$ cat design/flow/design.v
module and4(in1, in2, out);
	input [3:0] in1, in2;
	output[3:0] out;
	and a1(out[0], in1[0], in2[0]);
	and a2(out[1], in1[1], in2[1]);
	and a3(out[2], in1[2], in2[2]);
	and a4(out[3], in1[3], in2[3]);
endmodule
module and16(in1, in2, out);
	input [15:0] in1, in2;
	output[15:0] out;
	and4 a11(.in1(in1[3:0]), .in2(in2[3:0]), .out(out[3:0]));
	and4 a12(.in1(in1[7:4]), .in2(in2[7:4]), .out(out[7:4]));
	and4 a13(.in1(in1[11:8]), .in2(in2[11:8]), .out(out[11:8]));
	and4 a14(.in1(in1[15:12]), .in2(in2[15:12]), .out(out[15:12]));
endmodule
module or4(in1, in2, out);
	input [3:0] in1, in2;
	output[3:0] out;
	or a1(out[0], in1[0], in2[0]);
	or a2(out[1], in1[1], in2[1]);
	or a3(out[2], in1[2], in2[2]);
	or a4(out[3], in1[3], in2[3]);
endmodule
module or16(in1, in2, out);
	input [15:0] in1, in2;
	output[15:0] out;
	or4 a11(.in1(in1[3:0]), .in2(in2[3:0]), .out(out[3:0]));
	or4 a12(.in1(in1[7:4]), .in2(in2[7:4]), .out(out[7:4]));
	or4 a13(.in1(in1[11:8]), .in2(in2[11:8]), .out(out[11:8]));
	or4 a14(.in1(in1[15:12]), .in2(in2[15:12]), .out(out[15:12]));
endmodule
module complent(in, go, CK, reset, out, busy, fin);
	input  [15:0] in;
	input  go;
	input  CK, reset;
	output reg [15:0] out;
	output reg busy;
	output reg fin;
	reg [15:0] m;
	reg [15:0] o, mm, c;
	always@(posedge CK) begin
		if(reset) begin
			busy <= 1'b0;
			fin  <= 1'b0;
		end
		else begin
			fin <= 1'b0;
			if(busy == 1'b0) begin
				if(go) begin
					o  = 16'hffff ^ in;
					mm = 16'h0001;
					c  = o & mm;
					o  = o ^ mm;
					mm = c << 1;
					out  <= o;
					m    <= mm;
					busy <= 1'b1;
				end
			end
			else if(m == 16'h0000) begin
				busy <= 1'b0;
				fin  <= 1'b1;
			end
			else begin
				out <= out ^ m;
				m   <= (out & m) << 1;
			end
		end
	end
endmodule
module adder(in1, in2, go, CK, reset, out, busy, fin);
	input [15:0] in1, in2;
	input go;
	input CK, reset;
	output reg [15:0] out;
	output reg busy;
	output reg fin;
	reg [15:0] cc;
	reg [15:0] o, c, m;
	always@(posedge CK) begin
		if(reset) begin
			busy <= 1'b0;
			fin  <= 1'b0;
		end
		else begin
			fin <= 1'b0;
			if(busy == 1'b0) begin
				if(go) begin
					o = in1 ^ in2;
					c = in1 & in2;
					c = c << 1;
					if(c == 16'h0000) begin
						busy <= 1'b0;
						fin  <= 1'b1;
					end
					else begin
						m = o & c;
						o = o ^ c;
						c = m << 1;
						busy <= 1'b1;
					end
					out <= o;
					cc  <= c;
				end
			end
			else if(cc == 16'h0000) begin
				busy <= 1'b0;
				fin  <= 1'b1;
			end
			else begin
				out <= out ^ cc;
				cc  <= (out & cc) << 1;
			end
		end
	end
endmodule
module muler(in1, in2, go, CK, reset, out, busy, fin);
	input		[15:0] in1, in2;
	input		go;
	input  		CK, reset;
	output reg	[15:0] out;
	output reg  busy;
	output reg  fin;
	reg[15:0] m1, m2;
	reg[15:0] a1, a2, o;
	always @(posedge CK) begin
		if(reset) begin
			busy <= 1'b0;
			fin  <= 1'b0;
		end
		else begin
			fin <= 1'b0;
			if(busy == 1'b0 && go == 1'b0) begin
			end
			else begin
				if(busy == 1'b0) begin
					a1 = in1;
					a2 = in2;
					o  = 16'h0000;
				end
				else begin
					a1 = m1;
					a2 = m2;
					o  = out;
				end
				if(a2[0] == 1'b1)
					o = o + a1;
				a1 = a1 << 1;
				a2 = a2 >> 1;
				m1  <= a1;
				m2  <= a2;
				out <= o;
				if(a2 == 16'h0000) begin
					busy <= 1'b0;
					fin  <= 1'b1;
				end
				else
					busy <= 1'b1;
			end
		end
	end
endmodule
module diver(in1, in2, go, CK, reset, reminder, quotient, busy, fin);
	input [15:0] in1, in2;
	input go;
	input CK, reset;
	output reg [15:0] reminder, quotient;
	output reg busy;
	output reg fin;
	reg [31:0] m1, m2;
	reg [15:0] divisor;
	reg [4:0]  cnt;
	reg [31:0] t1, t2;
	reg [15:0] d;
	reg [4:0]  n;
	always @(posedge CK) begin
		if(reset) begin
			busy <= 1'b0;
			fin  <= 1'b0;
		end
		else begin
			fin <= 1'b0;
			if(busy == 1'b0 && go == 1'b0) begin
			end
			else begin
				if(busy == 1'b0) begin
					t1 = {16'h0000, in1};
					t2 = {in2, 16'h0000};
					d  = in2;
					n  = 5'b00000;
				end
				else begin
					t1 = m1;
					t2 = m2;
					d  = divisor;
					n  = cnt;
				end
				if(n < 5'b10001) begin
					if(t1[31:16] >= d)
						t1 = t1 - t2 + 1'b1;
					t1 = t1 << 1;
					n  = n + 1'b1;
					busy <= 1'b1;
				end
				else begin
					busy <= 1'b0;
					fin  <= 1'b1;
				end
				if(n == 5'b10000) begin
					if(t1[31:16] >= d)
						t1 = t1 - t2 + 1'b1;
					reminder <= t1[31:16];
					quotient <= t1[15:0];
				end
				m1      <= t1;
				m2      <= t2;
				divisor <= d;
				cnt     <= n;
			end
		end
	end
endmodule
module mux3to8(in, in1, in2, in3, in4, in5, in6, in7, select, out);
	input [15:0] in, in1, in2, in3, in4, in5, in6, in7;
	input [2:0]  select;
	output reg [15:0] out;
	always @(*) begin
		case(select)
			3'b000:out = in;
			3'b001:out = in1;
			3'b010:out = in2;
			3'b011:out = in3;
			3'b100:out = in4;
			3'b101:out = in5;
			3'b110:out = in6;
			3'b111:out = in7;
		endcase
	end
endmodule
module alu16(CK, reset, start, instruction, inputR1, inputR2, outputR, busy, done);
	input [15:0] inputR1, inputR2;
	input [2:0] instruction;
	input CK, reset, start;
	output[15:0] outputR;
	output busy;
	output done;
	reg  [2:0]  op;
	reg  [15:0] out5, out6;
	reg         finL;
	wire [3:0]  busyL;
	wire [3:0]  finU;
	wire        go;
	wire  [15:0] out, out1, out2, out3, out4, and_o, or_o;
	assign go = start & ~busy;
	adder add(
		.in1(inputR1),
		.in2(inputR2),
		.go(go & (instruction == 3'b000)),
		.CK(CK),
		.reset(reset),
		.out(out),
		.busy(busyL[0]),
		.fin(finU[0])
	);
	complent com(
		.in(inputR1),
		.go(go & (instruction == 3'b001)),
		.CK(CK),
		.reset(reset),
		.out(out1),
		.busy(busyL[1]),
		.fin(finU[1])
	);
	muler mul(
		.in1(inputR1),
		.in2(inputR2),
		.go(go & (instruction == 3'b010)),
		.CK(CK),
		.reset(reset),
		.out(out2),
		.busy(busyL[2]),
		.fin(finU[2])
	);
	diver div(
		.in1(inputR1),
		.in2(inputR2),
		.go(go & ((instruction == 3'b011) | (instruction == 3'b100))),
		.CK(CK),
		.reset(reset),
		.reminder(out3),
		.quotient(out4),
		.busy(busyL[3]),
		.fin(finU[3])
	);
	and16 and1(inputR1, inputR2, and_o);
	or16 or1(inputR1, inputR2, or_o);
	mux3to8 outp(
		.in(out),
		.in1(out1),
		.in2(out2),
		.in3(out3),
		.in4(out4),
		.in5(out5),
		.in6(out6),
		.in7(16'h0000),
		.select(op),
		.out(outputR)
	);
	always @(posedge CK) begin
		if(reset) begin
			finL <= 1'b0;
		end
		else begin
			finL <= go & ((instruction == 3'b101) | (instruction == 3'b110) | (instruction == 3'b111));
			if(go) begin
				op   <= instruction;
				out5 <= and_o;
				out6 <= or_o;
			end
		end
	end
	assign busy = busyL[0] | busyL[1] | busyL[2] | busyL[3];
	assign done = finL | finU[0] | finU[1] | finU[2] | finU[3];
endmodule
$ cat design/flow/run.sh
#!/bin/bash
# the make line also repeats each setting of config.mk as NAME=value (left out here)
make -C /OpenROAD-flow-scripts/flow DESIGN_CONFIG=/design/flow/config.mk WORK_HOME=/design/flow/orfs CLKGATE_MAP_FILE= finish
$ cat design/flow/constraint.sdc
create_clock -name core_clock -period 4.2 [get_ports {CK}]
set_input_delay 0.8400 -clock core_clock [delete_from_list [all_inputs] [get_ports {CK}]]
set_output_delay 0.8400 -clock core_clock [all_outputs]
set_load 0.01 [all_outputs]
$ cat design/flow/config.mk
export PLATFORM = sky130hd
export DESIGN_NAME = alu16
export DESIGN_NICKNAME = alu16
export VERILOG_FILES = /design/flow/design.v
export SDC_FILE = /design/flow/constraint.sdc
export NUM_CORES = 4
export LEC_CHECK = 0
export CAP_MARGIN = 20
export CORE_MARGIN = 2
export CORE_UTILIZATION = 72
export CTS_CLUSTER_DIAMETER = 335
export CTS_CLUSTER_SIZE = 97
export PLACE_DENSITY = 0.39
export SLEW_MARGIN = 20
==> run_results.csv, run 1 <==
group,metric,value,unit
synthesis,syn_nets,2175,
floorplan,coreArea,25980,µm²
synthesis,adder_share,0.1603,
placed_design,io_buffers,55,
synthesis,yosysMostFrequentCell,"edfxtp_1",
placed_design,dp_hpwl,52.24,mm
synthesis,synth_seq_share,0.4197,
synthesis,netlist.area_leader.share,0.4102,
synthesis,ys_sh_mux,0.06955,
synthesis,yosys_warnings,6,
synthesis,synth-edff-count,260,
synthesis,synth_area,19030,µm²
synthesis,area_leaders,"edfxtp_1, ha_1, mux2i_1",
synthesis,yosys_cells,1895,
synthesis,xor_share,0.03359,
synthesis,logic_family,"adder cells",
synthesis,yosys.area_share.aoi,0.1471,
placed_design,routabilityCongestion,1.054,
synthesis,synthArstFlopShare,0,
floorplan,fp-utilization,0.7325,
floorplan,row_count,59,
floorplan,io_pins,56,
synthesis,top_area_cell,"edfxtp_1",
run_status,lastStage,"clock tree synthesis",
floorplan,chipArea,27750,µm²
placed_design,dpl_cell_area,23430,µm²
floorplan,die_h,166.6,µm
placed_design,pre_cts_slack,-2857,ps
synthesis,ys_area,19030,µm²
run_status,stop_error,"[ERROR DPL-0033] detailed placement checks failed during check placement.",
run_status,status,"aborted with a tool error",
synthesis,synthTopCellsByCount,"edfxtp_1, ha_1, nand2_1",
synthesis,syn_inst,1895,
synthesis,simple_gate_area_frac,0.1215,
synthesis,synth.distinct_cells,78,
synthesis,ys_ff,269,
floorplan,die_width,166.6,µm
synthesis,ys.flop_type,"edfxtp_1",
synthesis,syn_area_per_cell,10.04,µm²
per-stage QoR:
step                      setup TNS (ps)  cells  utilization  total power [mW]  hold slack (ps)
after floorplan                   -67160   1895            -             4.591            521.9
after global placement           -143030   2629       0.9016             5.555            546.1
after detailed placement         -159040   2629       0.9016             5.718            569.2
==> inputs of run 2 (changes only) <==
ABC_AREA = 1   (was not set)
CELL_PAD_IN_SITES_DETAIL_PLACEMENT = 0   (was not set)
CELL_PAD_IN_SITES_GLOBAL_PLACEMENT = 1   (was not set)
CORE_UTILIZATION = 64   (was 72)
CTS_CLUSTER_DIAMETER = not set   (was 335)
CTS_CLUSTER_SIZE = not set   (was 97)
GPL_ROUTABILITY_DRIVEN = 0   (was not set)
MIN_ROUTING_LAYER = met1   (was not set)
PLACE_DENSITY = not set   (was 0.39)
PLACE_DENSITY_LB_ADDON = 0.06   (was not set)
SETUP_SLACK_MARGIN = 0.02   (was not set)
SLEW_MARGIN = 5   (was 20)
TNS_END_PERCENT = 85   (was not set)
clock period = 5.95 ns   (was 4.2 ns; I/O delays follow)
==> run_results.csv, run 2 <==
group,metric,value,unit
floorplan,io_pins,56,
final_timing,min_period,5767,ps
setup_path,cp_max_fo,9,
setup_path,path_common_cell,"nand2_1",
setup_path,worstSetupStartpoint,"inputR2[6]",
final_timing,setup_ws,182.6,ps
synthesis,xor_share,0.01727,
synthesis,synth-edff-count,260,
setup_path,r2r-end,"div.reminder[13]",
route,drt_iter0_markers,2259,
run,warnings,47,
clock_network,clk_path_buf_depth,3,
final_timing,fmax,173.4,MHz
global_route,grtUsageTotal,0.4132,
setup_path,critPathTopFamily,"simple AND/OR/NAND/NOR gates",
final_timing,hold_viol_final,0,
power,comb-power,2.87,mW
power,p_int,4.616,mW
setup_path,worst_setup_path_start_kind,"input port",
synthesis,yosys_warnings,6,
setup_path,r2r-start,"div.busy",
route,drc_errors,0,
run_status,status,"complete, no violations",
setup_path,endpoint,"div.reminder[13]",
setup_path,r2r_cells,32,
synthesis,yosys_cells,2561,
synthesis,synthTopCellsByCount,"nand2_1, inv_1, edfxtp_1",
final_timing,fin_skew,18.72,ps
power,power.share.clock,0.281,
placed_design,dp_hpwl,52.19,mm
power,ir_drop,238.9,µV
run,maxCapViolations,0,
clock_network,clk_latency,570,ps
placed_design,dpl_cell_area,23700,µm²
route,wirelength,68.77,mm
clock_network,cts_tree,"yes",
global_route,grt_pass1_wl,106.1,mm
power,p_clk,1.99,mW
placed_design,place_inst,3297,
placed_design,pre_cts_slack,-602.0,ps
floorplan,die_h,182.0,µm
setup_path,crit_type,"input port to flop",
synthesis,synthArstFlopShare,0,
synthesis,yosysMostFrequentCell,"nand2_1",
power,comb_power_share,0.404,
global_route,antenna_found_initial,0,
setup_path,reg2reg_slack,470,ps
synthesis,synth_seq_share,0.3938,
hold_path,hold_class,"flop to flop",
route,wl_per_cell,20.50,µm
placed_design,io_buffers,55,
synthesis,netlist.area_leader.share,0.3849,
power,p_leak,12.47,nW
floorplan,coreArea,31390,µm²
final_timing,slew_headroom,0.3753,
global_route,grt_pass1_vias,19950,
clock_network,cts.clk_slew.worst_paths,70,ps
power,sequentialPowerShare,0.315,
route,drt_pass1_iterations,6,
clock_network,cts-htree-levels,1,
route,ant_nets,0,
hold_path,min_from,"div.m2[1]",
setup_path,path_depth,34,
power,power_leader,"combinational cells",
clock_network,clock-root-buffer,"clkbuf_16",
route,via_count,20020,
floorplan,chipArea,33130,µm²
setup_path,critical-path-max-stage-delay,550,ps
final_timing,tns,0,ps
global_route,grt_max_degree,101,
synthesis,syn_area_per_cell,7.920,µm²
route,num_antenna_cells,0,
hold_path,whs_endpoint,"div.m2[1]",
floorplan,die_width,182.0,µm
synthesis,ys.flop_type,"edfxtp_1",
power,power,7.084,mW
synthesis,simple_gate_area_frac,0.2560,
final_timing,finalCritPeriodShare,0.9693,
route,viasPerCell,5.967,
synthesis,syn_inst,2561,
setup_path,crit_buf_inv,9,
finish,final_nets,3209,
setup_path,crit_slowest_cell,"clkdlybuf4s50_1",
floorplan,row_count,65,
setup_path,crit_arrival,6090,ps
global_route,overflow,0,
clock_network,cts-buffers-inserted,30,
power,netSwitchingPower,2.468,mW
synthesis,adder_share,0.1504,
synthesis,ys_ff,269,
hold_path,hold_path_depth,2,
final_timing,setup_viol,0,
setup_path,critPathRequiredTime,6280,ps
power,p_per_area,281.3,nW/µm²
synthesis,ys_area,20280,µm²
clock_network,cts_sinks,269,
final_timing,worst_pin_slew,929.9,ps
synthesis,area_leaders,"edfxtp_1, ha_1, nand2_1",
finish,final_cells,3355,
floorplan,fp-utilization,0.6461,
synthesis,syn_nets,2841,
final_timing,slew_violations,0,
power,sw_frac_of_total,0.3484,
power,pg_seq,2.23,mW
finish,postLayoutCellArea,25180,µm²
synthesis,logic_family,"simple AND/OR/NAND/NOR gates",
synthesis,synth_area,20280,µm²
finish,area_growth,24.14,%
synthesis,yosys.area_share.aoi,0.09537,
synthesis,top_area_cell,"edfxtp_1",
setup_path,crit_path_end_kind,"flop",
synthesis,ys_sh_mux,0,
synthesis,synth.distinct_cells,53,
-- run 2: per-layer routing --
| metal | up-vias | share of wire | GRT usage |
|---|---|---|---|
| met5 | - | 0 | 0 |
| met4 | 0 | 0.074 | 0.2584 |
| met3 | 276 | 0.10 | 0.06538 |
| met2 | 1189 | 0.46 | 0.6824 |
| met1 | 9228 | 0.37 | 0.5088 |
| li1 | 9326 | - | - |
-- run 2: layout make-up --
class                           count  area [µm²]
Multi-Input combinational cell   1847       10970
Sequential cell                   269        7993
Fill cell                        2142        6212
Timing Repair Buffer              414        3298
Inverter                          367        1379
Clock buffer                       38       832.0
Tap cell                          402       503.0
Clock inverter                     18       205.2
-- run 2: stage by stage --
step | util | hold slack, ps
after floorplan | - | 484.9
after global placement | 0.7548 | 548.8
after detailed placement | 0.7548 | 559.3
after CTS | 0.7881 | 580.5
after global routing | 0.8021 | 608.6
final | 0.8021 | 579.0
-- run 2: what timing repair did --
item / 4_1_cts / 5_1_grt
pin swaps: 0 / 12
resized: 3 / 109
cloned: 0 / 0
buffers inserted: 0 / 2
hold buffers: 0 / 0
setup endpoints to repair: 4 / 63
==> inputs of run 3 (changes only) <==
CELL_PAD_IN_SITES_DETAIL_PLACEMENT = not set   (was 0)
CELL_PAD_IN_SITES_GLOBAL_PLACEMENT = not set   (was 1)
CORE_UTILIZATION = 68   (was 64)
CTS_CLUSTER_DIAMETER = 371   (was not set)
CTS_CLUSTER_SIZE = 99   (was not set)
GPL_ROUTABILITY_DRIVEN = not set   (was 0)
MIN_ROUTING_LAYER = not set   (was met1)
PLACE_DENSITY = 0.36   (was not set)
PLACE_DENSITY_LB_ADDON = not set   (was 0.06)
SETUP_SLACK_MARGIN = -0.42   (was 0.02)
SLEW_MARGIN = 20   (was 5)
TNS_END_PERCENT = 10   (was 85)
clock period = 4.23 ns   (was 5.95 ns; I/O delays follow)
==> run_results.csv, run 3 <==
group,metric,value,unit
floorplan,row_count,63,
placed_design,routabilityCongestion,1.077,
clock_network,cts-htree-levels,1,
synthesis,synth.distinct_cells,53,
synthesis,xor_share,0.01727,
synthesis,synthArstFlopShare,0,
synthesis,ys.flop_type,"edfxtp_1",
synthesis,logic_family,"simple AND/OR/NAND/NOR gates",
placed_design,dp_hpwl,55.17,mm
floorplan,chipArea,31230,µm²
synthesis,syn_nets,2841,
run_status,lastStage,"global routing",
run_status,status,"aborted with a tool error",
synthesis,area_leaders,"edfxtp_1, ha_1, nand2_1",
floorplan,fp-utilization,0.6880,
synthesis,yosys_warnings,6,
synthesis,synth-edff-count,260,
run_status,stop_error,"[ERROR GRT-0232] Routing congestion too high. Check the congestion heatmap in the GUI.",
clock_network,clk_path_buf_depth,3,
synthesis,yosysMostFrequentCell,"nand2_1",
floorplan,die_h,176.7,µm
synthesis,yosys_cells,2561,
synthesis,syn_inst,2561,
synthesis,synthTopCellsByCount,"nand2_1, inv_1, edfxtp_1",
synthesis,adder_share,0.1504,
synthesis,simple_gate_area_frac,0.2560,
clock_network,cts_sinks,269,
synthesis,ys_sh_mux,0,
clock_network,cts-buffers-inserted,6,
synthesis,synth_seq_share,0.3938,
synthesis,top_area_cell,"edfxtp_1",
floorplan,coreArea,29480,µm²
clock_network,clock-root-buffer,"clkbuf_16",
global_route,grtUsageTotal,0.7617,
synthesis,ys_area,20280,µm²
floorplan,io_pins,56,
floorplan,die_width,176.7,µm
synthesis,netlist.area_leader.share,0.3849,
synthesis,yosys.area_share.aoi,0.09537,
synthesis,ys_ff,269,
synthesis,synth_area,20280,µm²
synthesis,syn_area_per_cell,7.920,µm²
global_route,overflow,116,
clock_network,ctsHoldBuffers,0,
placed_design,io_buffers,55,
==> run 3: timing repair <==
action,4_1_cts
setup endpoints to repair,64
buffers inserted,37
pin swaps,116
gates resized,465
gates cloned,4
==> run 3: stage by stage <==
step | TNS, ps | instances | area (µm²) | utilization | worst slack, ps
floorplan | -65890 | 2561 | 20290 | - | -1216
global placement | -102330 | 3374 | 24400 | 0.8275 | -1815
detailed placement | -112080 | 3374 | 24400 | 0.8275 | -1947
CTS | -34150 | 3405 | 27030 | 0.9170 | -608.8
==> run 3: metal layers <==
| layer | GRT overflow | global-route usage |
|---|---|---|
| met1 | 1 | 0.7706 |
| met2 | 68 | 0.9370 |
| met3 | 2 | 0.5694 |
| met4 | 45 | 0.8017 |
| met5 | 0 | 0.1843 |
==> inputs of run 4 (changes only) <==
ABC_AREA = not set   (was 1)
CORE_UTILIZATION = 72   (was 68)
CTS_CLUSTER_DIAMETER = 102   (was 371)
CTS_CLUSTER_SIZE = 14   (was 99)
PLACE_DENSITY = not set   (was 0.36)
SETUP_SLACK_MARGIN = not set   (was -0.42)
TNS_END_PERCENT = not set   (was 10)
clock period = 4.76 ns   (was 4.23 ns; I/O delays follow)
==> run_results.csv, run 4 <==
group,metric,value,unit
run_status,status,"aborted with a tool error",
run_status,lastStage,"clock tree synthesis",
run_status,stop_error,"[ERROR DPL-0038] Utilization greater than 100%, impossible to legalize",
synthesis,ys_area,19030,µm²
floorplan,coreArea,25980,µm²
placed_design,io_buffers,55,
floorplan,io_pins,56,
floorplan,die_h,166.6,µm
synthesis,synthTopCellsByCount,"edfxtp_1, ha_1, nand2_1",
floorplan,fp-utilization,0.7325,
synthesis,synth_area,19030,µm²
synthesis,logic_family,"adder cells",
synthesis,top_area_cell,"edfxtp_1",
synthesis,area_leaders,"edfxtp_1, ha_1, mux2i_1",
synthesis,synthArstFlopShare,0,
synthesis,adder_share,0.1603,
floorplan,die_width,166.6,µm
placed_design,dp_hpwl,49.63,mm
synthesis,yosysMostFrequentCell,"edfxtp_1",
floorplan,chipArea,27750,µm²
synthesis,syn_nets,2175,
synthesis,syn_inst,1895,
synthesis,ys_ff,269,
synthesis,netlist.area_leader.share,0.4102,
synthesis,syn_area_per_cell,10.04,µm²
synthesis,ys_sh_mux,0.06955,
synthesis,synth-edff-count,260,
synthesis,synth.distinct_cells,78,
synthesis,yosys_cells,1895,
synthesis,yosys.area_share.aoi,0.1471,
floorplan,row_count,59,
synthesis,yosys_warnings,6,
synthesis,synth_seq_share,0.4197,
synthesis,simple_gate_area_frac,0.1215,
placed_design,routabilityCongestion,1.050,
synthesis,ys.flop_type,"edfxtp_1",
synthesis,xor_share,0.03359,
placed_design,place_inst,2606,
run 4: stage by stage:
stage | setup slack, ps | power [mW] | area, µm² | TNS [ps]
3_5_place_dp | -2250 | 4.994 | 23140 | -122080
3_3_place_gp | -2012 | 4.867 | 23140 | -112980
2_1_floorplan | -1004 | 4.027 | 19530 | -36740
==> inputs of run 5 (changes only) <==
ABC_AREA = 1   (was not set)
CAP_MARGIN = 30   (was 20)
CORE_MARGIN = 9   (was 2)
CORE_UTILIZATION = 15   (was 72)
CTS_CLUSTER_DIAMETER = not set   (was 102)
CTS_CLUSTER_SIZE = not set   (was 14)
MAX_ROUTING_LAYER = met4   (was not set)
PLACE_DENSITY_LB_ADDON = 0.11   (was not set)
SETUP_SLACK_MARGIN = -0.09   (was not set)
clock period = 4.47 ns   (was 4.76 ns; I/O delays follow)
==> run_results.csv, run 5 <==
group,metric,value,unit
power,comb_power_share,0.484,
global_route,grt_use_met3,0.01443,
final_timing,tns,-26050,ps
synthesis,synth.distinct_cells,53,
finish,final_nets,3440,
final_timing,fmax,199.2,MHz
finish,regArea,7993,µm²
setup_path,critPathRequiredTime,4800,ps
route,wirelength,99.80,mm
floorplan,die_width,385.7,µm
final_timing,rsz0062_at_grt,"true",
setup_path,reg2reg_slack,-500,ps
global_route,grt_pass1_wl,142.9,mm
global_route,grt_pass1_vias,19900,
clock_network,clock-root-buffer,"clkbuf_16",
power,ir_drop,250.5,µV
hold_path,hold_class,"flop to flop",
power,power_leader,"combinational cells",
synthesis,simple_gate_area_frac,0.2560,
route,drc_errors,0,
power,netSwitchingPower,4.386,mW
final_timing,worst_pin_slew,876.0,ps
synthesis,ys_sh_mux,0,
synthesis,yosysMostFrequentCell,"nand2_1",
finish,area_growth,58.91,%
setup_path,worstSetupStartpoint,"inputR1[6]",
global_route,overflow,0,
setup_path,worst_setup_path_start_kind,"input port",
setup_path,crit_arrival,5350,ps
route,viasPerCell,3.884,
route,wl_per_cell,20.13,µm
synthesis,synthTopCellsByCount,"nand2_1, inv_1, edfxtp_1",
global_route,grt_max_degree,87,
setup_path,critPathTopFamily,"simple AND/OR/NAND/NOR gates",
clock_network,cts.clk_slew.worst_paths,60,ps
power,comb-power,5.69,mW
final_timing,setup_viol,64,
run_status,status,"failed layout checks",
synthesis,yosys.area_share.aoi,0.09537,
synthesis,synth_area,20280,µm²
hold_path,min_from,"mul.m2[11]",
synthesis,yosys_cells,2561,
synthesis,syn_area_per_cell,7.920,µm²
power,p_clk,3.10,mW
placed_design,pre_cts_slack,-2336,ps
final_timing,setup_ws,-551.2,ps
placed_design,routabilityCongestion,0.8404,
synthesis,logic_family,"simple AND/OR/NAND/NOR gates",
setup_path,path_depth,29,
synthesis,yosys_warnings,6,
global_route,grt_use_met1,0.1743,
finish,final_util,0.2409,
synthesis,netlist.area_leader.share,0.3849,
run,warnings,46,
clock_network,cts-htree-levels,2,
synthesis,syn_nets,2841,
setup_path,crit_type,"input port to flop",
synthesis,ys_ff,269,
clock_network,cts_tree,"yes",
final_timing,min_period,5021,ps
clock_network,cts-buffers-inserted,40,
final_timing,finalCritPeriodShare,1.123,
setup_path,r2r-end,"div.m1[25]",
floorplan,io_pins,56,
setup_path,endpoint,"div.m1[22]",
synthesis,area_leaders,"edfxtp_1, ha_1, nand2_1",
setup_path,r2r-start,"div.busy",
setup_path,critical-path-max-stage-delay,480,ps
final_timing,fin_skew,17.68,ps
synthesis,synth-edff-count,260,
route,drt_iter0_markers,1132,
setup_path,cp_max_fo,5,
final_timing,hold_viol_final,0,
clock_network,clk_latency,580,ps
run,maxCapViolations,0,
floorplan,fp-utilization,0.1516,
synthesis,syn_inst,2561,
hold_path,whs_endpoint,"mul.m2[10]",
finish,logic_area,14030,µm²
floorplan,chipArea,148800,µm²
global_route,busiest_layer,"met2",
clock_network,cts_sinks,269,
setup_path,crit_slowest_cell,"clkdlybuf4s50_1",
placed_design,dp_hpwl,79.96,mm
clock_network,clk_path_buf_depth,3,
synthesis,adder_share,0.1504,
setup_path,crit_path_end_kind,"flop",
setup_path,crit_buf_inv,4,
route,drt_pass1_iterations,5,
clock_network,ctsHoldBuffers,0,
power,p_per_area,365.0,nW/µm²
synthesis,xor_share,0.01727,
synthesis,top_area_cell,"edfxtp_1",
power,sw_frac_of_total,0.3728,
synthesis,synthArstFlopShare,0,
power,pg_seq,2.97,mW
final_timing,slew_violations,0,
global_route,grt_use_met2,0.2280,
final_timing,slew_headroom,0.4151,
hold_path,hold_path_depth,2,
setup_path,r2r_cells,34,
placed_design,io_buffers,55,
floorplan,coreArea,133800,µm²
synthesis,ys.flop_type,"edfxtp_1",
power,sequentialPowerShare,0.253,
route,via_count,19260,
floorplan,die_h,385.7,µm
finish,fillers,14780,
route,ant_nets,0,
power,p_leak,14.33,nW
power,p_int,7.380,mW
global_route,antenna_found_initial,2,
run_status,violatedChecks,"negative setup slack",
power,power.share.clock,0.264,
synthesis,ys_area,20280,µm²
global_route,grtUsageTotal,0.1354,
floorplan,row_count,134,
synthesis,synth_seq_share,0.3938,
==> run 5: what timing repair did <==
item                                    4_1_cts  5_1_grt
buffers inserted                             49       19
gates cloned                                  3        2
pin swaps                                   102       83
gates resized                               468      330
endpoints found under the setup margin       64       64
==> run 5: per-layer routing <==
metal | vias up | share of wire
li1 | 9772 | -
met1 | 9116 | 0.47
met2 | 283 | 0.48
met3 | 87 | 0.030
met4 | 0 | 0.023
met5 | - | 0
==> run 5: area by class of cell <==
class / count / share of cell area
clock buffers: 53 / 0.03288
flip-flops and latches: 269 / 0.2480
clock inverters: 18 / 0.004852
repair buffers: 635 / 0.1667
well taps: 1768 / 0.06863
diodes: 1 / 0.00007764
multi-input cells: 1847 / 0.4353
inverters: 367 / 0.04355
==> run 5: stage by stage <==
stage	cells	cell area (µm²)	hold slack, ps	power [mW]
floorplan	2561	20640	484.9	5.024
global placement	4819	27060	554.8	7.348
detailed placement	4819	27060	555.2	7.307
CTS	4940	30730	571.3	11.36
global route	4958	32230	609.9	12.46
finish	4958	32230	568.4	11.77
==> inputs of run 6 (changes only) <==
CAP_MARGIN = 20   (was 30)
CELL_PAD_IN_SITES_DETAIL_PLACEMENT = 2   (was not set)
CELL_PAD_IN_SITES_GLOBAL_PLACEMENT = 1   (was not set)
CORE_MARGIN = 5   (was 9)
CORE_UTILIZATION = 40   (was 15)
CTS_CLUSTER_SIZE = 37   (was not set)
HOLD_SLACK_MARGIN = -0.04   (was not set)
MAX_ROUTING_LAYER = met5   (was met4)
MIN_ROUTING_LAYER = met1   (was not set)
PLACE_DENSITY_LB_ADDON = not set   (was 0.11)
SETUP_SLACK_MARGIN = -0.5   (was -0.09)
SLEW_MARGIN = 40   (was 20)
TNS_END_PERCENT = 55   (was not set)
clock period = 7.5 ns   (was 4.47 ns; I/O delays follow)
==> run_results.csv, run 6 <==
group,metric,value,unit
route,drt_iter0_markers,1210,
placed_design,routabilityCongestion,0.9351,
power,p_clk,1.75,mW
synthesis,synthArstFlopShare,0,
floorplan,fp-utilization,0.4043,
clock_network,clock-root-buffer,"clkbuf_16",
clock_network,ctsHoldBuffers,0,
synthesis,ys_sh_mux,0,
setup_path,critPathTopFamily,"simple AND/OR/NAND/NOR gates",
synthesis,synth.distinct_cells,53,
power,ir_drop,194.1,µV
run,warnings,45,
hold_path,hold_path_depth,2,
floorplan,row_count,82,
global_route,grt_max_degree,65,
final_timing,setup_viol,0,
setup_path,crit_path_end_kind,"flop",
setup_path,worst_setup_path_start_kind,"input port",
final_timing,slew_headroom,0.4195,
synthesis,top_area_cell,"edfxtp_1",
final_timing,fmax,137.9,MHz
global_route,grt_pass1_vias,21120,
floorplan,chipArea,55310,µm²
global_route,grtUsageTotal,0.3107,
setup_path,worstSetupStartpoint,"inputR1[6]",
power,power_leader,"combinational cells",
synthesis,ys_area,20280,µm²
final_timing,worst_pin_slew,862.8,ps
synthesis,simple_gate_area_frac,0.2560,
synthesis,logic_family,"simple AND/OR/NAND/NOR gates",
synthesis,yosys_warnings,6,
power,comb_power_share,0.360,
synthesis,yosysMostFrequentCell,"nand2_1",
floorplan,die_width,235.2,µm
power,pg_seq,1.78,mW
power,comb-power,1.98,mW
setup_path,endpoint,"div.m1[31]",
synthesis,synth_seq_share,0.3938,
synthesis,synth-edff-count,260,
power,sw_frac_of_total,0.3715,
synthesis,syn_area_per_cell,7.920,µm²
synthesis,xor_share,0.01727,
setup_path,crit_buf_inv,4,
setup_path,crit_slowest_cell,"clkdlybuf4s50_1",
finish,regArea,7994,µm²
setup_path,crit_arrival,7570,ps
final_timing,finalCritPeriodShare,0.9670,
synthesis,yosys_cells,2561,
route,drt-met1-wl,35.99,mm
synthesis,yosys.area_share.aoi,0.09537,
finish,logic_area,10620,µm²
final_timing,hold_viol_final,0,
clock_network,clk_latency,560,ps
final_timing,tns,0,ps
setup_path,crit_type,"input port to flop",
synthesis,synthTopCellsByCount,"nand2_1, inv_1, edfxtp_1",
power,netSwitchingPower,2.048,mW
synthesis,syn_inst,2561,
hold_path,hold_class,"flop to flop",
setup_path,r2r-end,"div.m1[25]",
final_timing,slew_violations,0,
final_timing,fin_skew,32.02,ps
clock_network,cts-htree-levels,2,
route,drt_pass1_iterations,5,
route,viasPerCell,5.633,
synthesis,syn_nets,2841,
finish,final_nets,3010,
finish,postLayoutCellArea,23820,µm²
final_timing,min_period,7252,ps
clock_network,cts-buffers-inserted,35,
finish,fillers,5581,
setup_path,cp_max_fo,5,
power,p_int,3.465,mW
run_status,status,"complete, no violations",
route,wl_per_cell,25.80,µm
route,num_antenna_cells,0,
hold_path,min_from,"mul.m2[1]",
route,ant_nets,0,
synthesis,synth_area,20280,µm²
global_route,antenna_found_initial,2,
route,wl_met3,3.049,mm
setup_path,path_depth,30,
power,power.share.clock,0.318,
floorplan,io_pins,56,
hold_path,whs_endpoint,"mul.m2[0]",
setup_path,reg2reg_slack,780,ps
route,wl_met2,44.42,mm
route,via_count,19310,
route,wirelength,88.44,mm
synthesis,area_leaders,"edfxtp_1, ha_1, nand2_1",
setup_path,critPathRequiredTime,7820,ps
synthesis,ys_ff,269,
global_route,overflow,0,
placed_design,io_buffers,55,
global_route,grt_pass1_wl,132.4,mm
clock_network,cts.clk_slew.worst_paths,70,ps
synthesis,netlist.area_leader.share,0.3849,
power,sequentialPowerShare,0.323,
clock_network,clk_path_buf_depth,3,
clock_network,ctsResizeCount,0,
finish,area_growth,17.46,%
placed_design,dp_hpwl,70.33,mm
route,top_layer_used,"met4",
synthesis,adder_share,0.1504,
floorplan,die_h,235.2,µm
floorplan,coreArea,50170,µm²
setup_path,r2r-start,"div.busy",
power,p_leak,11.51,nW
clock_network,cts_tree,"yes",
clock_network,cts_sinks,269,
power,p_per_area,231.4,nW/µm²
clock_network,post-cts-setup-buffer-count,0,
setup_path,path_common_cell,"nand2_1",
setup_path,r2r_cells,36,
placed_design,dpl_cell_area,22650,µm²
setup_path,critical-path-max-stage-delay,700,ps
run,maxCapViolations,0,
route,drc_errors,0,
synthesis,ys.flop_type,"edfxtp_1",
run 6: stage by stage:
stage / std cells / util / setup slack, ps / total power, mW / hold slack, ps
finish: 3428 / 0.4749 / 247.7 / 5.512 / 583.8
CTS: 3427 / 0.4742 / 336.9 / 5.523 / 584.4
detailed placement: 3364 / 0.4514 / -217.4 / 3.764 / 565.9
global placement: 3359 / 0.4489 / -157.1 / 3.670 / 553.8
global route: 3428 / 0.4749 / -168.3 / 5.771 / 606.1
floorplan: 2561 / - / -175.4 / 2.915 / 484.9
run 6: area by class of cell:
type,count,share of cell area
Tap cell,672,0.03529
Timing Repair Buffer,210,0.07757
Sequential cell,269,0.3355
Clock inverter,17,0.007405
Multi-Input combinational cell,1847,0.4457
Inverter,367,0.05793
Clock buffer,46,0.04060
run 6: layer usage:
metal  up-vias  global-route usage
met5         -                   0
met4         0              0.1486
met3       170             0.03011
met2       486              0.5598
met1      9748              0.3726
li1       8906                   -
==> inputs of run 7 (changes only) <==
ABC_AREA = not set   (was 1)
CELL_PAD_IN_SITES_DETAIL_PLACEMENT = not set   (was 2)
CORE_MARGIN = 2   (was 5)
CTS_CLUSTER_SIZE = not set   (was 37)
HOLD_SLACK_MARGIN = not set   (was -0.04)
MAX_ROUTING_LAYER = not set   (was met5)
MIN_ROUTING_LAYER = met2   (was met1)
SLEW_MARGIN = 30   (was 40)
TNS_END_PERCENT = not set   (was 55)
==> run_results.csv, run 7 <==
group,metric,value,unit
run_status,status,"failed layout checks",
run_status,violatedChecks,"negative setup slack",
floorplan,die_width,222.1,µm
final_timing,tns,-875.2,ps
floorplan,row_count,79,
synthesis,synthTopCellsByCount,"edfxtp_1, ha_1, nand2_1",
clock_network,cts-htree-levels,2,
power,comb_power_share,0.280,
setup_path,path_depth,27,
synthesis,syn_inst,1895,
synthesis,yosys_cells,1895,
synthesis,synth_area,19030,µm²
floorplan,chipArea,49340,µm²
global_route,grtUsageTotal,0.4202,
hold_path,min_from,"div.m2[0]",
global_route,overflow,0,
final_timing,slew_headroom,0.3475,
power,ir_drop,141.6,µV
global_route,antenna_found_initial,1,
route,wl_per_cell,24.16,µm
setup_path,critPathTopFamily,"AND-OR/OR-AND gates",
setup_path,r2r_cells,26,
placed_design,dpl_cell_area,22410,µm²
setup_path,reg2reg_slack,250,ps
setup_path,r2r-start,"div.busy",
global_route,busiest_layer,"met3",
floorplan,io_pins,56,
final_timing,hold_viol_final,0,
synthesis,synth.distinct_cells,78,
setup_path,crit_path_end_kind,"flop",
setup_path,crit_type,"input port to flop",
final_timing,setup_ws,-189.6,ps
power,netSwitchingPower,1.575,mW
setup_path,critPathRequiredTime,7830,ps
power,power_leader,"clock",
synthesis,syn_area_per_cell,10.04,µm²
global_route,grt_max_degree,51,
run,warnings,43,
clock_network,cts_tree,"yes",
power,p_per_area,209.2,nW/µm²
synthesis,ys_area,19030,µm²
finish,final_cells,2857,
setup_path,path_common_cell,"ha_1",
hold_path,hold_path_depth,1,
synthesis,synthArstFlopShare,0,
hold_path,hold_class,"flop to flop",
power,sequentialPowerShare,0.353,
setup_path,crit_arrival,8020,ps
floorplan,die_h,222.1,µm
finish,final_util,0.5054,
global_route,grt_use_met1,0,
clock_network,cts_sinks,269,
synthesis,ys_sh_mux,0.06955,
final_timing,min_period,7690,ps
placed_design,place_inst,2782,
route,drt_iter0_markers,3639,
route,drt_pass1_iterations,53,
synthesis,synth_seq_share,0.4197,
power,sw_frac_of_total,0.3187,
placed_design,pre_cts_slack,-684.3,ps
setup_path,r2r-end,"div.reminder[4]",
synthesis,top_area_cell,"edfxtp_1",
synthesis,yosys_warnings,6,
final_timing,slew_violations,0,
final_timing,setup_viol,12,
finish,area_growth,24.14,%
clock_network,post-cts-setup-buffer-count,0,
synthesis,syn_nets,2175,
setup_path,worst_setup_path_start_kind,"input port",
setup_path,worstSetupStartpoint,"inputR2[6]",
synthesis,xor_share,0.03359,
global_route,grt_pass1_wl,101.8,mm
final_timing,fin_skew,27.16,ps
synthesis,simple_gate_area_frac,0.1215,
synthesis,synth-edff-count,260,
power,p_clk,1.81,mW
synthesis,yosys.area_share.aoi,0.1471,
route,ant_nets,0,
power,comb-power,1.39,mW
synthesis,ys.flop_type,"edfxtp_1",
floorplan,coreArea,46750,µm²
synthesis,netlist.area_leader.share,0.4102,
clock_network,cts-buffers-inserted,37,
synthesis,ys_ff,269,
power,p_leak,10.30,nW
clock_network,ctsResizeCount,0,
placed_design,dp_hpwl,53.11,mm
global_route,grt_pass1_vias,23840,
hold_path,whs_endpoint,"div.m2[0]",
route,viasPerCell,7.579,
setup_path,crit_slowest_cell,"clkdlybuf4s50_1",
run,maxCapViolations,0,
final_timing,worst_pin_slew,978.8,ps
final_timing,finalCritPeriodShare,1.025,
synthesis,logic_family,"adder cells",
clock_network,ctsHoldBuffers,0,
floorplan,fp-utilization,0.4071,
final_timing,fmax,130.0,MHz
clock_network,clock-root-buffer,"clkbuf_16",
clock_network,cts.clk_slew.worst_paths,60,ps
power,pg_seq,1.75,mW
placed_design,io_buffers,55,
route,wirelength,69.02,mm
power,power.share.clock,0.366,
clock_network,clk_latency,600,ps
finish,final_nets,2494,
route,via_count,21650,
synthesis,yosysMostFrequentCell,"edfxtp_1",
setup_path,cp_max_fo,9,
synthesis,adder_share,0.1603,
finish,postLayoutCellArea,23630,µm²
setup_path,endpoint,"div.reminder[4]",
power,p_int,3.368,mW
clock_network,clk_path_buf_depth,3,
placed_design,routabilityCongestion,0.9780,
global_route,grt_use_met3,0.5660,
setup_path,crit_buf_inv,5,
route,drc_errors,0,
synthesis,area_leaders,"edfxtp_1, ha_1, mux2i_1",
setup_path,critical-path-max-stage-delay,470,ps
global_route,grt_use_met2,0.4891,
[run 7: stage by stage]
stage | power [mW] | hold WS, ps
2_1_floorplan | 2.502 | 521.9
3_3_place_gp | 3.106 | 545.7
3_5_place_dp | 3.111 | 548.7
4_1_cts | 4.885 | 565.5
5_1_grt | 5.135 | 600.7
6_report | 4.944 | 572.4
[run 7: layout make-up]
cell class | count | area, µm²
Inverter | 164 | 616.8
Antenna cell | 7 | 17.52
Clock inverter | 19 | 191.4
Sequential cell | 269 | 7994
Timing Repair Buffer | 354 | 2878
Multi-Input combinational cell | 1388 | 10190
Clock buffer | 49 | 980.9
Tap cell | 607 | 759.5
Fill cell | 4412 | 23130
[run 7: per-layer routing]
| layer | share of wire | up-vias |
|---|---|---|
| li1 | - | 7470 |
| met1 | 0 | 7497 |
| met2 | 0.48 | 6072 |
| met3 | 0.42 | 579 |
| met4 | 0.085 | 34 |
| met5 | 0.017 | - |
==> inputs of run 8 (changes only) <==
CELL_PAD_IN_SITES_GLOBAL_PLACEMENT = not set   (was 1)
CORE_UTILIZATION = 72   (was 40)
CTS_CLUSTER_DIAMETER = 191   (was not set)
CTS_CLUSTER_SIZE = 97   (was not set)
MIN_ROUTING_LAYER = not set   (was met2)
PLACE_DENSITY = 0.85   (was not set)
SETUP_SLACK_MARGIN = not set   (was -0.5)
SLEW_MARGIN = 20   (was 30)
TNS_END_PERCENT = 10   (was not set)
clock period = 4.33 ns   (was 7.5 ns; I/O delays follow)
==> run_results.csv, run 8 <==
group,metric,value,unit
run_status,stop_error,"[ERROR GRT-0116] Global routing finished with congestion. Check the congestion regions in the DRC Viewer.",
synthesis,yosys.area_share.aoi,0.1471,
synthesis,synth.distinct_cells,78,
synthesis,synth_seq_share,0.4197,
synthesis,synthArstFlopShare,0,
synthesis,ys_sh_mux,0.06955,
synthesis,ys_area,19030,µm²
clock_network,clock-root-buffer,"clkbuf_16",
synthesis,yosys_warnings,6,
placed_design,routabilityCongestion,0.9604,
synthesis,ys.flop_type,"edfxtp_1",
synthesis,adder_share,0.1603,
synthesis,yosys_cells,1895,
clock_network,cts_sinks,269,
floorplan,fp-utilization,0.7325,
synthesis,xor_share,0.03359,
synthesis,ys_ff,269,
synthesis,synth_area,19030,µm²
synthesis,simple_gate_area_frac,0.1215,
synthesis,yosysMostFrequentCell,"edfxtp_1",
synthesis,synthTopCellsByCount,"edfxtp_1, ha_1, nand2_1",
synthesis,top_area_cell,"edfxtp_1",
global_route,overflow,276,
floorplan,die_width,166.6,µm
run_status,lastStage,"global routing",
synthesis,syn_nets,2175,
global_route,grtUsageTotal,0.7932,
synthesis,logic_family,"adder cells",
synthesis,syn_inst,1895,
placed_design,dpl_cell_area,23230,µm²
synthesis,area_leaders,"edfxtp_1, ha_1, mux2i_1",
floorplan,row_count,59,
clock_network,clk_path_buf_depth,3,
clock_network,cts-buffers-inserted,6,
clock_network,cts-htree-levels,1,
floorplan,coreArea,25980,µm²
run_status,status,"aborted with a tool error",
floorplan,chipArea,27750,µm²
synthesis,synth-edff-count,260,
placed_design,dp_hpwl,51.60,mm
floorplan,die_h,166.6,µm
synthesis,syn_area_per_cell,10.04,µm²
synthesis,netlist.area_leader.share,0.4102,
placed_design,io_buffers,55,
clock_network,ctsHoldBuffers,0,
placed_design,place_inst,2628,
floorplan,io_pins,56,
==> run 8: timing repair <==
action	CTS
pin swaps	76
buffers inserted	94
gates resized	202
cloned	3
endpoints found under the hold margin	0
setup endpoints to repair	64
==> run 8: metal layers <==
layer  overflow  global-route usage
met5          0              0.1930
met4        114              0.8208
met3          1              0.6269
met2        161              0.9756
met1          0              0.7860
==> run 8: per-stage QoR <==
stage | util | setup WS, ps
floorplan | - | -1428
global placement | 0.8939 | -2446
detailed placement | 0.8939 | -2591
CTS | 0.9643 | -1489
==> inputs of run 9 (changes only) <==
CORE_UTILIZATION = 40   (was 72)
CTS_CLUSTER_DIAMETER = not set   (was 191)
CTS_CLUSTER_SIZE = not set   (was 97)
PLACE_DENSITY = not set   (was 0.85)
TNS_END_PERCENT = not set   (was 10)
clock period = 7.3 ns   (was 4.33 ns; I/O delays follow)
==> run_results.csv, run 9 <==
group,metric,value,unit
route,drc_errors,0,
power,pg_seq,1.80,mW
setup_path,cp_max_fo,11,
setup_path,critPathTopFamily,"AND-OR/OR-AND gates",
final_timing,slew_violations,0,
synthesis,yosys_warnings,6,
placed_design,io_buffers,55,
run,warnings,43,
synthesis,synthTopCellsByCount,"edfxtp_1, ha_1, nand2_1",
clock_network,cts-htree-levels,1,
route,num_antenna_cells,0,
synthesis,ys_area,19030,µm²
setup_path,path_depth,29,
synthesis,area_leaders,"edfxtp_1, ha_1, mux2i_1",
floorplan,io_pins,56,
setup_path,critical-path-max-stage-delay,570,ps
setup_path,crit_path_end_kind,"flop",
clock_network,cts_sinks,269,
power,ir_drop,163.9,µV
floorplan,chipArea,49340,µm²
setup_path,crit_arrival,7360,ps
synthesis,synthArstFlopShare,0,
power,comb-power,1.33,mW
finish,final_cells,2804,
synthesis,synth.distinct_cells,78,
global_route,busiest_layer,"met2",
finish,regArea,7994,µm²
final_timing,min_period,7041,ps
floorplan,fp-utilization,0.4071,
route,viasPerCell,5.469,
setup_path,r2r_cells,27,
setup_path,r2r-start,"div.busy",
power,p_per_area,205.0,nW/µm²
power,comb_power_share,0.278,
route,drt_iter0_markers,1217,
power,p_leak,10.08,nW
synthesis,ys.flop_type,"edfxtp_1",
synthesis,adder_share,0.1603,
placed_design,pre_cts_slack,-427.1,ps
hold_path,hold_path_depth,2,
run,maxCapViolations,0,
final_timing,fmax,142.0,MHz
placed_design,place_inst,2747,
run_status,status,"complete, no violations",
synthesis,simple_gate_area_frac,0.1215,
floorplan,die_width,222.1,µm
clock_network,clk_path_buf_depth,3,
synthesis,top_area_cell,"edfxtp_1",
power,power_leader,"registers",
global_route,grt_use_met3,0.02293,
hold_path,whs_endpoint,"div.m2[14]",
finish,fillers,4282,
placed_design,routabilityCongestion,0.9456,
global_route,overflow,0,
finish,final_nets,2453,
setup_path,worst_setup_path_start_kind,"input port",
synthesis,synth_seq_share,0.4197,
power,p_clk,1.65,mW
floorplan,die_h,222.1,µm
setup_path,crit_slowest_cell,"clkdlybuf4s50_1",
global_route,grt_use_met2,0.3952,
synthesis,xor_share,0.03359,
setup_path,path_common_cell,"a21oi_1",
synthesis,syn_inst,1895,
clock_network,ctsHoldBuffers,0,
synthesis,syn_nets,2175,
finish,area_growth,22.25,%
setup_path,worstSetupStartpoint,"inputR2[6]",
global_route,grt_max_degree,61,
clock_network,cts_tree,"yes",
finish,postLayoutCellArea,23270,µm²
setup_path,critPathRequiredTime,7620,ps
final_timing,setup_viol,0,
final_timing,tns,0,ps
synthesis,ys_ff,269,
global_route,grt_pass1_vias,15290,
final_timing,finalCritPeriodShare,0.9645,
final_timing,slew_headroom,0.3042,
setup_path,endpoint,"div.reminder[14]",
route,wl_per_cell,21.08,µm
clock_network,clk_latency,570,ps
global_route,grtUsageTotal,0.2390,
clock_network,clock-root-buffer,"clkbuf_16",
route,drt_pass1_iterations,5,
route,via_count,15340,
final_timing,worst_pin_slew,1034,ps
setup_path,reg2reg_slack,630,ps
global_route,grt_use_met1,0.3279,
synthesis,logic_family,"adder cells",
synthesis,netlist.area_leader.share,0.4102,
setup_path,r2r-end,"div.reminder[14]",
hold_path,hold_class,"flop to flop",
hold_path,min_from,"div.m2[14]",
clock_network,post-cts-setup-buffer-count,0,
finish,final_util,0.4977,
synthesis,yosys.area_share.aoi,0.1471,
route,wirelength,59.11,mm
power,power.share.clock,0.345,
setup_path,crit_type,"input port to flop",
power,sw_frac_of_total,0.2954,
synthesis,synth_area,19030,µm²
route,ant_nets,0,
clock_network,ctsResizeCount,0,
synthesis,yosys_cells,1895,
power,p_int,3.360,mW
global_route,grt_pass1_wl,90.94,mm
clock_network,cts-buffers-inserted,31,
placed_design,dp_hpwl,46.99,mm
floorplan,row_count,79,
final_timing,hold_viol_final,0,
synthesis,yosysMostFrequentCell,"edfxtp_1",
power,sequentialPowerShare,0.377,
finish,logic_area,10240,µm²
power,netSwitchingPower,1.409,mW
synthesis,syn_area_per_cell,10.04,µm²
clock_network,cts.clk_slew.worst_paths,60,ps
synthesis,ys_sh_mux,0.06955,
global_route,antenna_found_initial,0,
synthesis,synth-edff-count,260,
final_timing,fin_skew,9.485,ps
setup_path,crit_buf_inv,6,
floorplan,coreArea,46750,µm²
placed_design,dpl_cell_area,22140,µm²
final_timing,setup_ws,258.8,ps
==> run 9: final cells by class <==
class	count	share of cell area
repair buffers	319	0.1121
clock inverters	24	0.01167
inverters	164	0.02651
well taps	607	0.03264
clock buffers	33	0.03366
multi-input cells	1388	0.4399
flip-flops and latches	269	0.3435
==> run 9: per-layer routing <==
layer | share of wire | wire length [µm]
met5 | 0 | 0
met3 | 0.053 | 3139
met4 | 0.035 | 2079
met1 | 0.46 | 26950
met2 | 0.46 | 26940
==> run 9: metrics by stage <==
stage	hold slack (ps)	power [mW]
detailed placement	555.0	3.121
finish	571.3	4.769
global route	597.1	4.983
floorplan	521.9	2.571
CTS	572.2	4.762
global placement	540.0	3.101
==> inputs of run 10 (changes only) <==
ABC_AREA = 1   (was not set)
CELL_PAD_IN_SITES_DETAIL_PLACEMENT = 0   (was not set)
CELL_PAD_IN_SITES_GLOBAL_PLACEMENT = 1   (was not set)
CORE_UTILIZATION = 64   (was 40)
CTS_CLUSTER_DIAMETER = 92   (was not set)
CTS_CLUSTER_SIZE = 38   (was not set)
GPL_ROUTABILITY_DRIVEN = 0   (was not set)
MIN_ROUTING_LAYER = met1   (was not set)
PLACE_DENSITY_LB_ADDON = 0.06   (was not set)
SETUP_SLACK_MARGIN = 0.02   (was not set)
SLEW_MARGIN = 5   (was 20)
TNS_END_PERCENT = 85   (was not set)
clock period = 4.9 ns   (was 7.3 ns; I/O delays follow)
==> run_results.csv, run 10 <==
group,metric,value,unit
synthesis,synthTopCellsByCount,"nand2_1, inv_1, edfxtp_1",
floorplan,coreArea,31390,µm²
floorplan,row_count,65,
run_status,stop_error,"[ERROR GRT-0232] Routing congestion too high. Check the congestion heatmap in the GUI.",
clock_network,clk_path_buf_depth,3,
synthesis,synth_area,20280,µm²
placed_design,dp_hpwl,52.98,mm
synthesis,synth.distinct_cells,53,
floorplan,die_h,182.0,µm
synthesis,yosys.area_share.aoi,0.09537,
run_status,status,"aborted with a tool error",
synthesis,adder_share,0.1504,
synthesis,logic_family,"simple AND/OR/NAND/NOR gates",
global_route,overflow,46,
synthesis,syn_nets,2841,
floorplan,fp-utilization,0.6461,
synthesis,ys_ff,269,
synthesis,xor_share,0.01727,
placed_design,pre_cts_slack,-1391,ps
synthesis,area_leaders,"edfxtp_1, ha_1, nand2_1",
clock_network,clock-root-buffer,"clkbuf_16",
run_status,lastStage,"global routing",
floorplan,chipArea,33130,µm²
synthesis,yosysMostFrequentCell,"nand2_1",
placed_design,place_inst,3341,
synthesis,ys_sh_mux,0,
synthesis,netlist.area_leader.share,0.3849,
synthesis,top_area_cell,"edfxtp_1",
synthesis,simple_gate_area_frac,0.2560,
synthesis,yosys_cells,2561,
synthesis,synth_seq_share,0.3938,
placed_design,io_buffers,55,
synthesis,ys_area,20280,µm²
floorplan,die_width,182.0,µm
synthesis,yosys_warnings,6,
synthesis,synthArstFlopShare,0,
global_route,grtUsageTotal,0.7339,
clock_network,cts-buffers-inserted,13,
clock_network,cts_sinks,269,
floorplan,io_pins,56,
synthesis,syn_area_per_cell,7.920,µm²
clock_network,cts-htree-levels,1,
synthesis,synth-edff-count,260,
synthesis,ys.flop_type,"edfxtp_1",
synthesis,syn_inst,2561,
run 10: timing repair:
| item | 4_1_cts |
|---|---|
| setup buffers | 53 |
| endpoints found under the setup margin | 64 |
| gates resized | 463 |
| pin swaps | 142 |
| cloned | 2 |
| hold buffers | 0 |
run 10: per-stage QoR:
stage               utilization  cell area, µm²
global placement         0.7681           24110
CTS                      0.8626           27080
detailed placement       0.7681           24110
floorplan                     -           20390
run 10: per-layer routing:
layer,overflow,track usage
met5,0,0.3096
met4,27,0.7316
met3,3,0.5616
met2,16,0.9160
met1,0,0.7286
==> inputs of run 11 (changes only) <==
ABC_AREA = not set   (was 1)
CELL_PAD_IN_SITES_DETAIL_PLACEMENT = not set   (was 0)
CELL_PAD_IN_SITES_GLOBAL_PLACEMENT = not set   (was 1)
CORE_UTILIZATION = 70   (was 64)
CTS_CLUSTER_DIAMETER = 84   (was 92)
CTS_CLUSTER_SIZE = 14   (was 38)
GPL_ROUTABILITY_DRIVEN = not set   (was 0)
MAX_ROUTING_LAYER = met4   (was not set)
MIN_ROUTING_LAYER = not set   (was met1)
PLACE_DENSITY_LB_ADDON = not set   (was 0.06)
SETUP_SLACK_MARGIN = not set   (was 0.02)
SLEW_MARGIN = 20   (was 5)
TNS_END_PERCENT = not set   (was 85)
clock period = 4.75 ns   (was 4.9 ns; I/O delays follow)
==> run_results.csv, run 11 <==
group,metric,value,unit
synthesis,ys.flop_type,"edfxtp_1",
synthesis,yosys_cells,1895,
floorplan,row_count,60,
synthesis,ys_ff,269,
floorplan,die_h,168.9,µm
floorplan,coreArea,26800,µm²
clock_network,cts-htree-levels,1,
floorplan,fp-utilization,0.7102,
floorplan,io_pins,56,
global_route,grtUsageTotal,0.7812,
clock_network,cts-buffers-inserted,23,
synthesis,synthTopCellsByCount,"edfxtp_1, ha_1, nand2_1",
synthesis,ys_area,19030,µm²
synthesis,synth_seq_share,0.4197,
run_status,lastStage,"global routing",
synthesis,ys_sh_mux,0.06955,
synthesis,simple_gate_area_frac,0.1215,
synthesis,synth.distinct_cells,78,
synthesis,xor_share,0.03359,
clock_network,ctsHoldBuffers,0,
synthesis,synth_area,19030,µm²
synthesis,netlist.area_leader.share,0.4102,
synthesis,syn_area_per_cell,10.04,µm²
floorplan,chipArea,28530,µm²
run_status,status,"aborted with a tool error",
placed_design,io_buffers,55,
synthesis,yosys_warnings,6,
clock_network,clock-root-buffer,"clkbuf_16",
synthesis,adder_share,0.1603,
global_route,overflow,107,
placed_design,routabilityCongestion,1.034,
synthesis,logic_family,"adder cells",
floorplan,die_width,168.9,µm
synthesis,synthArstFlopShare,0,
synthesis,area_leaders,"edfxtp_1, ha_1, mux2i_1",
clock_network,cts_sinks,269,
clock_network,clk_path_buf_depth,3,
synthesis,yosys.area_share.aoi,0.1471,
placed_design,dp_hpwl,50.36,mm
synthesis,syn_inst,1895,
synthesis,top_area_cell,"edfxtp_1",
run_status,stop_error,"[ERROR GRT-0116] Global routing finished with congestion. Check the congestion regions in the DRC Viewer.",
synthesis,yosysMostFrequentCell,"edfxtp_1",
synthesis,synth-edff-count,260,
synthesis,syn_nets,2175,
==> run 11: metal layers <==
layer | global-route usage | overflow
met5 | - | -
met4 | 0.7725 | 42
met3 | 0.5836 | 4
met2 | 0.9469 | 61
met1 | 0.7715 | 0
==> run 11: metrics by stage <==
stage,TNS [ps],std cells,setup WS [ps],cell area [µm²],utilization
after floorplan,-36950,1895,-1013,19570,-
after CTS,-65410,2757,-1280,25860,0.9648
after global placement,-113320,2633,-2116,23310,0.8697
after detailed placement,-127060,2633,-2213,23310,0.8697
==> run 11: timing repair <==
item,CTS
cloned,4
setup endpoints to repair,64
pin swaps,78
hold endpoints to repair,0
buffers inserted,91
resized,283
==> inputs of run 12 (changes only) <==
ABC_AREA = 1   (was not set)
CORE_UTILIZATION = 64   (was 70)
CTS_CLUSTER_DIAMETER = 400   (was 84)
CTS_CLUSTER_SIZE = 98   (was 14)
MAX_ROUTING_LAYER = not set   (was met4)
PLACE_DENSITY = 0.35   (was not set)
clock period = 4.25 ns   (was 4.75 ns; I/O delays follow)
==> run_results.csv, run 12 <==
group,metric,value,unit
floorplan,fp-utilization,0.6461,
synthesis,ys_area,20280,µm²
synthesis,syn_inst,2561,
floorplan,io_pins,56,
run_status,lastStage,"global routing",
clock_network,cts-htree-levels,1,
placed_design,place_inst,3387,
placed_design,routabilityCongestion,1.046,
run_status,status,"aborted with a tool error",
synthesis,logic_family,"simple AND/OR/NAND/NOR gates",
synthesis,syn_nets,2841,
synthesis,yosysMostFrequentCell,"nand2_1",
synthesis,area_leaders,"edfxtp_1, ha_1, nand2_1",
synthesis,top_area_cell,"edfxtp_1",
floorplan,die_width,182.0,µm
synthesis,synth-edff-count,260,
synthesis,syn_area_per_cell,7.920,µm²
synthesis,yosys_cells,2561,
synthesis,ys_sh_mux,0,
synthesis,synth_area,20280,µm²
clock_network,cts-buffers-inserted,6,
synthesis,synthArstFlopShare,0,
clock_network,cts_sinks,269,
placed_design,io_buffers,55,
synthesis,synth.distinct_cells,53,
synthesis,synth_seq_share,0.3938,
floorplan,coreArea,31390,µm²
synthesis,adder_share,0.1504,
floorplan,chipArea,33130,µm²
synthesis,ys_ff,269,
synthesis,simple_gate_area_frac,0.2560,
synthesis,ys.flop_type,"edfxtp_1",
synthesis,netlist.area_leader.share,0.3849,
global_route,grtUsageTotal,0.6111,
synthesis,yosys.area_share.aoi,0.09537,
synthesis,yosys_warnings,6,
floorplan,row_count,65,
clock_network,ctsHoldBuffers,0,
synthesis,synthTopCellsByCount,"nand2_1, inv_1, edfxtp_1",
placed_design,dp_hpwl,56.35,mm
floorplan,die_h,182.0,µm
synthesis,xor_share,0.01727,
global_route,overflow,4,
clock_network,clk_path_buf_depth,3,
run_status,stop_error,"[ERROR GRT-0116] Global routing finished with congestion. Check the congestion regions in the DRC Viewer.",
clock_network,clock-root-buffer,"clkbuf_16",
## run 12: repair_timing
item	4_1_cts
buffers inserted	90
setup endpoints to repair	79
gates resized	536
gates cloned	10
pin swaps	107
## run 12: stage by stage
stage	power, mW	instance area [µm²]	hold WS, ps	setup slack (ps)
CTS	9.411	28440	621.0	-620.3
detailed placement	7.235	24930	562.7	-2079
global placement	7.111	24930	537.9	-2027
floorplan	5.390	20820	484.9	-405.7
## run 12: layer usage
layer	GRT usage	GRT overflow
met1	0.6250	0
met4	0.5942	3
met5	0.05926	0
met3	0.3153	0
met2	0.8850	1
==> inputs of run 13 (changes only) <==
ABC_AREA = not set   (was 1)
CAP_MARGIN = 35   (was 20)
CORE_UTILIZATION = 70   (was 64)
CTS_CLUSTER_DIAMETER = 315   (was 400)
CTS_CLUSTER_SIZE = 14   (was 98)
PLACE_DENSITY = not set   (was 0.35)
clock period = 4.59 ns   (was 4.25 ns; I/O delays follow)
==> run_results.csv, run 13 <==
group,metric,value,unit
synthesis,synth_area,19030,µm²
placed_design,io_buffers,55,
synthesis,syn_nets,2175,
synthesis,synth.distinct_cells,78,
floorplan,row_count,60,
run_status,status,"aborted with a tool error",
run_status,lastStage,"clock tree synthesis",
synthesis,area_leaders,"edfxtp_1, ha_1, mux2i_1",
synthesis,synthTopCellsByCount,"edfxtp_1, ha_1, nand2_1",
synthesis,netlist.area_leader.share,0.4102,
floorplan,fp-utilization,0.7102,
placed_design,dp_hpwl,48.60,mm
synthesis,simple_gate_area_frac,0.1215,
synthesis,ys.flop_type,"edfxtp_1",
synthesis,synth-edff-count,260,
run_status,stop_error,"[ERROR DPL-0033] detailed placement checks failed during check placement.",
synthesis,yosys_warnings,6,
synthesis,syn_inst,1895,
synthesis,yosys.area_share.aoi,0.1471,
synthesis,ys_sh_mux,0.06955,
synthesis,yosys_cells,1895,
synthesis,ys_area,19030,µm²
floorplan,coreArea,26800,µm²
synthesis,syn_area_per_cell,10.04,µm²
synthesis,synth_seq_share,0.4197,
floorplan,chipArea,28530,µm²
synthesis,ys_ff,269,
synthesis,yosysMostFrequentCell,"edfxtp_1",
synthesis,logic_family,"adder cells",
placed_design,routabilityCongestion,1.016,
synthesis,adder_share,0.1603,
floorplan,die_width,168.9,µm
floorplan,io_pins,56,
floorplan,die_h,168.9,µm
synthesis,top_area_cell,"edfxtp_1",
synthesis,synthArstFlopShare,0,
synthesis,xor_share,0.03359,
## run 13: stage by stage
step | instances | setup slack, ps | util | area, µm² | hold WS, ps
detailed placement | 2617 | -2507 | 0.8647 | 23170 | 563.0
floorplan | 1895 | -1150 | - | 19510 | 521.9
global placement | 2617 | -2118 | 0.8647 | 23170 | 547.6
Power is estimated from default activity; no workload was simulated.
